==> run a: inputs <==
==> flow/design.v (excerpt) <==
module battleship(
input wire clk,
input wire rst,  
input wire ARDUINO_A0,    
input wire ARDUINO_A1,    
input wire ARDUINO_A2,    
input wire ARDUINO_A3,    
output reg ARDUINO_IO0,   
output reg ARDUINO_IO1,   
output reg ARDUINO_IO2,   
output reg ARDUINO_IO6,   
output reg ARDUINO_IO7,   
output reg ARDUINO_IO8,   
output reg ARDUINO_IO9,   
output reg ARDUINO_IO10,  
output reg ARDUINO_IO11,  
output reg ARDUINO_A4,  
output reg ARDUINO_A5,  
output reg PMOD1_D0_P,  
output reg PMOD1_D0_N,  
output reg PMOD1_D1_P,  
output reg PMOD1_D1_N,  
output reg PMOD1_D2_P,  
output reg PMOD1_D2_N,  
output reg PMOD2_D0_P,  
output reg PMOD2_D0_N,  
output reg PMOD2_D1_P,  
output reg PMOD2_D2_P,  
output reg PMOD2_D2_N,  
output reg PMOD2_D3_P,  
output reg ARDUINO_IO3,   
output reg ARDUINO_IO4,   
output reg ARDUINO_IO5    
);
export LEC_CHECK = 0
export CAP_MARGIN = 20
export CORE_MARGIN = 2
export CORE_UTILIZATION = 60
export MAX_ROUTING_LAYER = met4
export PLACE_DENSITY_LB_ADDON = 0.16
export SLEW_MARGIN = 20
create_clock -name core_clock -period 4.12 [get_ports {clk}]
run.sh (not shown) runs the stock make flow with config.mk's settings and CLKGATE_MAP_FILE=.
==> inputs of run b, as changes to run a <==
--- a/flow/config.mk
+++ b/flow/config.mk
@@ -8,6 +8,4 @@
 export CAP_MARGIN = 20
 export CORE_MARGIN = 2
-export CORE_UTILIZATION = 60
-export MAX_ROUTING_LAYER = met4
-export PLACE_DENSITY_LB_ADDON = 0.16
+export CORE_UTILIZATION = 40
 export SLEW_MARGIN = 20
==> flow/constraint.sdc (replaced) <==
create_clock -name core_clock -period 4.35 [get_ports {clk}]
set_input_delay 0.8700 -clock core_clock [delete_from_list [all_inputs] [get_ports {clk}]]
set_output_delay 0.8700 -clock core_clock [all_outputs]
set_load 0.01 [all_outputs]
==> inputs of run c, as changes to run a <==
--- a/flow/config.mk
+++ b/flow/config.mk
@@ -6,8 +6,9 @@
 export NUM_CORES = 4
 export LEC_CHECK = 0
+export ABC_AREA = 1
 export CAP_MARGIN = 20
 export CORE_MARGIN = 2
-export CORE_UTILIZATION = 60
-export MAX_ROUTING_LAYER = met4
-export PLACE_DENSITY_LB_ADDON = 0.16
+export CORE_UTILIZATION = 63
+export CTS_CLUSTER_DIAMETER = 200
+export CTS_CLUSTER_SIZE = 99
 export SLEW_MARGIN = 20
==> flow/constraint.sdc (replaced) <==
create_clock -name core_clock -period 1.76 [get_ports {clk}]
set_input_delay 0.3520 -clock core_clock [delete_from_list [all_inputs] [get_ports {clk}]]
set_output_delay 0.3520 -clock core_clock [all_outputs]
set_load 0.01 [all_outputs]
==> summary of the runs <==
Run c aborted during 5_1_grt. Run a completed without violations. Run b went through all stages and came out clean. Flip-flop count is the same in run b and run a. Sequential power: run a is larger than run b (about 6%). Final area: run a is lower than run b (1.2%). Against run a, the combinational power of run b is smaller by about 3.7%.
==> figures <==
Status: run a timing/DRC/antenna clean; run b timing/DRC/antenna clean; run c stopped before the end
Last stage reached: run a -; run b -; run c 5_1_grt
Post-layout instance count excluding filler cells: run a 1407; run b 1509; run c -
Clock buffer count in the final layout: run a 18; run b 18; run c -
Cell area after layout: run a 10700 um2; run b 10900 um2; run c -
Ratio of layout area to synthesized area: run a 1.113x; run b 1.126x; run c -
Simple Share, Synth: run a 27.7%; run b 27.7%; run c 33.6%
Well Taps: run a 216; run b 319; run c -
Adder-cell share of the synthesized area: run a 4.72%; run b 4.72%; run c 4.39%
Post-DRT Antenna Nets: run a 0; run b 0; run c -
Sequential cell count of the final layout: run a 188; run b 188; run c -

========
==> 08-28 <==
battleship again, from the RTL that the note above started with.
Settings: LEC_CHECK=0, ABC_AREA=1, CAP_MARGIN=20, CORE_MARGIN=2, CORE_UTILIZATION=72, CTS_CLUSTER_DIAMETER=63, CTS_CLUSTER_SIZE=45, HOLD_SLACK_MARGIN=0.29, MAX_ROUTING_LAYER=met4, MIN_ROUTING_LAYER=met1, PLACE_DENSITY_LB_ADDON=0.03, SETUP_SLACK_MARGIN=0.84, SLEW_MARGIN=20, TNS_END_PERCENT=40; clock period 3.02 ns.
==> inputs of 06-23, as changes to 08-28 <==
CTS_CLUSTER_DIAMETER = 393   (was 63)
CTS_CLUSTER_SIZE = 98   (was 45)
HOLD_SLACK_MARGIN = unset   (was 0.29)
MAX_ROUTING_LAYER = unset   (was met4)
MIN_ROUTING_LAYER = unset   (was met1)
PLACE_DENSITY_LB_ADDON = unset   (was 0.03)
SETUP_SLACK_MARGIN = unset   (was 0.84)
TNS_END_PERCENT = unset   (was 40)
==> flow/constraint.sdc (replaced) <==
create_clock -name core_clock -period 2.91 [get_ports {clk}]
set_input_delay 0.5820 -clock core_clock [delete_from_list [all_inputs] [get_ports {clk}]]
set_output_delay 0.5820 -clock core_clock [all_outputs]
set_load 0.01 [all_outputs]
==> inputs of 06-12, as changes to 08-28 <==
ABC_AREA = unset   (was 1)
CORE_UTILIZATION = 69   (was 72)
CTS_CLUSTER_DIAMETER = unset   (was 63)
CTS_CLUSTER_SIZE = unset   (was 45)
HOLD_SLACK_MARGIN = unset   (was 0.29)
MAX_ROUTING_LAYER = unset   (was met4)
MIN_ROUTING_LAYER = unset   (was met1)
PLACE_DENSITY_LB_ADDON = unset   (was 0.03)
SETUP_SLACK_MARGIN = unset   (was 0.84)
TNS_END_PERCENT = unset   (was 40)
==> flow/constraint.sdc (replaced) <==
create_clock -name core_clock -period 3.41 [get_ports {clk}]
set_input_delay 0.6820 -clock core_clock [delete_from_list [all_inputs] [get_ports {clk}]]
set_output_delay 0.6820 -clock core_clock [all_outputs]
set_load 0.01 [all_outputs]
==> highlights.md <==
• Clock buffers and inverters, area share: 4.68%
• Met1 Wirelength: 10.8 mm
• TNS Setup: -3.18 ns
• Internal: 3.91 mW
• status: finished with violations
• Setup violations, final: 38
• final standard cell area without fillers: 12200 µm²
• VDD IR max: 0.498 mV
• global-route track usage on met3: 6.68%
• top cell family by delay on the critical path: simple AND/OR/NAND/NOR gates
• Violated Checks: setup timing
• smallest setup slack after layout: -0.204 ns
the above is filed under 06-23

==> highlights.md <==
• Violated Checks: setup timing
• smallest setup slack after layout: -0.554 ns
• status: finished with violations
• Setup violations, final: 46
• global-route track usage on met3: 11.3%
• Met1 Wirelength: 12.8 mm
• VDD IR max: 0.430 mV
the above is filed under 08-28

==> highlights.md <==
• status: complete, no violations
• Internal: 3.28 mW
• Diodes inserted: 0
• final standard cell area without fillers: 10900 µm²
• Met1 Wirelength: 9.72 mm
• Clk network pwr share: 44.5%
• VDD IR max: 0.418 mV
• Setup violations, final: 0
• Clock buffers and inverters, area share: 5.09%
• smallest setup slack after layout: 0.0690 ns
the above is filed under 06-12

Power is estimated from default activity; no workload was simulated.
